==> inputs of job 1906 <==
Design sample_dsp, start of the top module:
module sample_dsp(
	input         clk_20M,
	input         rst_n,
	input         WR,
	input         RD,
	input         CS0,
	input  [7:0]  DSP_Add,
	input  [15:0] DSP_Data_in,
	output [15:0] DSP_Data_out,
	output        DSP_Data_oe,
	input  [6:0]  chAn,
	input  [6:0]  chBn,
	input  [15:0] data_in,
	input         busy0,
	output [3:0]  LED,
	output        cs0_n,
	output        cs1_n,
	output        convst,
	output        enc_rst
);
export LEC_CHECK = 0
export ABC_AREA = 0
export CAP_MARGIN = 10
export CELL_PAD_IN_SITES_DETAIL_PLACEMENT = 2
export CELL_PAD_IN_SITES_GLOBAL_PLACEMENT = 3
export CORE_ASPECT_RATIO = 1.82
export CORE_MARGIN = 5
export CORE_UTILIZATION = 50
export CTS_CLUSTER_SIZE = 54
export GPL_ROUTABILITY_DRIVEN = 1
export GPL_TIMING_DRIVEN = 0
export HOLD_SLACK_MARGIN = 0.26
export MAX_ROUTING_LAYER = met4
export PLACE_DENSITY_LB_ADDON = 0.11
export SLEW_MARGIN = 20
export TNS_END_PERCENT = 70
create_clock -name core_clock -period 7.88 [get_ports {clk_20M}]
run.sh (not shown) runs the stock make flow with config.mk's settings and CLKGATE_MAP_FILE=.
==> job 4593: changes against job 1906 <==
--- a/flow/config.mk
+++ b/flow/config.mk
@@ -6,7 +6,6 @@
 export NUM_CORES = 4
 export LEC_CHECK = 0
-export ABC_AREA = 0
-export CAP_MARGIN = 10
-export CELL_PAD_IN_SITES_DETAIL_PLACEMENT = 2
+export CAP_MARGIN = 20
+export CELL_PAD_IN_SITES_DETAIL_PLACEMENT = 1
 export CELL_PAD_IN_SITES_GLOBAL_PLACEMENT = 3
 export CORE_ASPECT_RATIO = 1.82
@@ -19,4 +18,5 @@
 export MAX_ROUTING_LAYER = met4
 export PLACE_DENSITY_LB_ADDON = 0.11
+export SETUP_SLACK_MARGIN = -0.39
 export SLEW_MARGIN = 20
 export TNS_END_PERCENT = 70
==> job 9798: changes against job 1906 <==
==> flow/config.mk (replaced) <==
export PLATFORM = sky130hd
export DESIGN_NAME = sample_dsp
export DESIGN_NICKNAME = sample_dsp
export VERILOG_FILES = /design/flow/design.v
export SDC_FILE = /design/flow/constraint.sdc
export NUM_CORES = 4
export LEC_CHECK = 0
export CAP_MARGIN = 20
export CELL_PAD_IN_SITES_DETAIL_PLACEMENT = 1
export CORE_MARGIN = 2
export CORE_UTILIZATION = 64
export GPL_TIMING_DRIVEN = 0
export SLEW_MARGIN = 30
==> flow/constraint.sdc (replaced) <==
create_clock -name core_clock -period 5.0 [get_ports {clk_20M}]
set_input_delay 1.0000 -clock core_clock [delete_from_list [all_inputs] [get_ports {clk_20M}]]
set_output_delay 1.0000 -clock core_clock [all_outputs]
set_load 0.01 [all_outputs]
==> job 138: changes against job 1906 <==
==> flow/config.mk (replaced) <==
export PLATFORM = sky130hd
export DESIGN_NAME = sample_dsp
export DESIGN_NICKNAME = sample_dsp
export VERILOG_FILES = /design/flow/design.v
export SDC_FILE = /design/flow/constraint.sdc
export NUM_CORES = 4
export LEC_CHECK = 0
export ABC_AREA = 1
export CAP_MARGIN = 5
export CORE_MARGIN = 2
export CORE_UTILIZATION = 72
export CTS_CLUSTER_DIAMETER = 368
export CTS_CLUSTER_SIZE = 14
export PLACE_DENSITY_LB_ADDON = 0.3
export SETUP_SLACK_MARGIN = -0.16
export SLEW_MARGIN = 20
==> flow/constraint.sdc (replaced) <==
create_clock -name core_clock -period 2.46 [get_ports {clk_20M}]
set_input_delay 0.4920 -clock core_clock [delete_from_list [all_inputs] [get_ports {clk_20M}]]
set_output_delay 0.4920 -clock core_clock [all_outputs]
set_load 0.01 [all_outputs]
==> results.json <==
{
  "status": "timing/DRC/antenna clean",
  "dp_hpwl_um": 83400,
  "synthSimpleGateAreaFrac_pct": 9.31,
  "leading_cell_types_by_count_after_synthesis": "sky130_fd_sc_hd__dfrtp_1, sky130_fd_sc_hd__mux2_2, sky130_fd_sc_hd__nand2_1",
  "ys_area_um2": 30500,
  "gp_congestion": 0.962
}
The numbers above come from job 4593.

==> results.json <==
{
  "n_clock_buffer": 70,
  "leading_cell_types_by_count_after_synthesis": "sky130_fd_sc_hd__nand2_1, sky130_fd_sc_hd__dfrtp_1, sky130_fd_sc_hd__nand3_1",
  "synthSimpleGateAreaFrac_pct": 27.7,
  "finalSetupViolCount": 1,
  "gp_congestion": 0.963,
  "setup_slack_ns": -0.00684,
  "status": "finished with violations",
  "number_of_enable_flip_flop_cells": 0,
  "ys_ff": 595,
  "check.faults": "negative setup slack"
}
The numbers above come from job 138.

==> results.json <==
{
  "leading_cell_types_by_count_after_synthesis": "sky130_fd_sc_hd__dfrtp_1, sky130_fd_sc_hd__mux2_2, sky130_fd_sc_hd__nand2_1",
  "number_of_enable_flip_flop_cells": 0,
  "ys_area_um2": 30500,
  "haltStage": "global routing (5_1_grt)",
  "yosys-mux-area-fraction_pct": 16.6,
  "gp_congestion": 0.962,
  "synthSimpleGateAreaFrac_pct": 9.31,
  "status": "did not finish",
  "dp_hpwl_um": 94200
}
The numbers above come from job 1906.

==> results.json <==
{
  "status": "did not finish",
  "haltStage": "global routing (5_1_grt)",
  "toolErrorMsg": "[ERROR GRT-0232] Routing congestion too high. Check the congestion heatmap in the GUI.",
  "gp_congestion": 0.984,
  "leading_cell_types_by_count_after_synthesis": "sky130_fd_sc_hd__dfrtp_1, sky130_fd_sc_hd__mux2_2, sky130_fd_sc_hd__nand2_1",
  "synthSimpleGateAreaFrac_pct": 9.31,
  "dp_hpwl_um": 82300
}
The numbers above come from job 9798.

